Design CONV, start of the top module:
module  CONV(
	input				clk,
	input				rst_n,
	input 				mode,
	input       		in_valid,
	output reg			out_valid,
	output 		[13:0] 	AWADDR,
	output		 [7:0] 	AWLEN,
	output 				AWVALID,
	input 				AWREADY,
	output reg  [31:0]	WDATA,
	output 				WVALID,
	input 				WREADY,
	output 		[13:0] 	ARADDR,
	output 		 [7:0] 	ARLEN,
	output 				ARVALID,
	input 				ARREADY,
	input		[31:0] 	RDATA,
	input 				RVALID,
	output reg			RREADY
);
Settings: LEC_CHECK=0, ABC_AREA=1, CAP_MARGIN=20, CELL_PAD_IN_SITES_DETAIL_PLACEMENT=0, CORE_MARGIN=2, CORE_UTILIZATION=40, CTS_CLUSTER_DIAMETER=355, CTS_CLUSTER_SIZE=99, GPL_ROUTABILITY_DRIVEN=1, PLACE_DENSITY_LB_ADDON=0.3, SLEW_MARGIN=20, TNS_END_PERCENT=15; clock period 12.4 ns.
run.sh (not shown) runs the stock make flow with config.mk's settings and CLKGATE_MAP_FILE=.
The baseline completed without violations.
==> next run, changes <==
Settings changed: ABC_AREA 1 to 0, CELL_PAD_IN_SITES_DETAIL_PLACEMENT 0 to 2, CORE_UTILIZATION 40 to 26, CTS_CLUSTER_DIAMETER 355 to 99, CTS_CLUSTER_SIZE 99 to unset, PLACE_DENSITY_LB_ADDON 0.3 to 0.27, TNS_END_PERCENT 15 to unset.
Result: The changed run passed the timing, design-rule and antenna checks; hold slack gets better by 0.0042 ns; cell area goes down by about 0.3%; wire length grows by about 17%; via count is lower by 6.0%; flip-flop count does not change; die size climbs by 49%.
==> next run, changes <==
Settings changed: CELL_PAD_IN_SITES_DETAIL_PLACEMENT 2 to 0, CORE_UTILIZATION 26 to 72, CTS_CLUSTER_DIAMETER 99 to 88, CTS_CLUSTER_SIZE set to 49, HOLD_SLACK_MARGIN set to -0.08, SETUP_SLACK_MARGIN set to -0.86, TNS_END_PERCENT set to 80.
=> The changed run completed with no timing, DRC or antenna violations. Worst setup slack is better by 0.53 ns. Final cell count went down by 19%. Area after synthesis does not change.
==> next run, changes <==
Settings changed: ABC_AREA 0 to 1, CORE_UTILIZATION 72 to 22, CTS_CLUSTER_DIAMETER 88 to 355, CTS_CLUSTER_SIZE 49 to 99, HOLD_SLACK_MARGIN -0.08 to unset, PLACE_DENSITY_LB_ADDON 0.27 to 0.3, SETUP_SLACK_MARGIN -0.86 to unset, TNS_END_PERCENT 80 to 15.
Outcome: Hold slack improved by 0.0047 ns. Synthesized cell count came out higher by about a fifth. Routed wire length came out higher by about a fifth. Final area came out higher by a little under a tenth. Die size came out higher to 3.3 times its value. Fmax came out lower by a few percent. Clock skew barely changes. Via count came out higher by a few percent. Worst setup slack got worse by 0.33 ns.

---

CONV again, from the RTL that the note above started with.
export LEC_CHECK = 0
export CAP_MARGIN = 20
export CORE_MARGIN = 2
export CORE_UTILIZATION = 69
export CTS_CLUSTER_DIAMETER = 164
export CTS_CLUSTER_SIZE = 93
export PLACE_DENSITY = 0.36
export SLEW_MARGIN = 20
export TNS_END_PERCENT = 5
create_clock -name core_clock -period 4.6 [get_ports {clk}]
The baseline produced a layout that fails on setup timing.
==> next run, changes <==
- CORE_UTILIZATION: 69 -> 40
- CTS_CLUSTER_DIAMETER: 164 -> not set
- CTS_CLUSTER_SIZE: 93 -> not set
- PLACE_DENSITY: 0.36 -> not set
- TNS_END_PERCENT: 5 -> not set
- clock period: 4.6 -> 7.8 ns (I/O delays scaled with it)
After rerunning:
- The new run completed with no timing, DRC or antenna violations
- sequential share of layout area rises by 0.89 points
- cell area falls by 6.3%
- routed wire length falls by 25%
- core utilization falls by 40 points
- via count falls by 18%
- global-route usage falls by 24 points
- sequential cell count is unchanged
- area after synthesis stays the same
- register-to-register slack improves by 3400 ps
==> next run, changes <==
- clock period: 7.8 -> 5.86 ns (I/O delays scaled with it)
After rerunning:
- This time the run finished with setup timing left
- final area rose by 6.9%
- cell count rose by 3.2%
- clock-buffer cell count fell by 1
- core utilization rose by 3.2 points
- global-route usage rose by 1.8 points
- worst hold slack improves by 7.1 ps
- sequential cell count does not change
- routed wire length rose by 7.5%
- setup slack degrades by 1600 ps
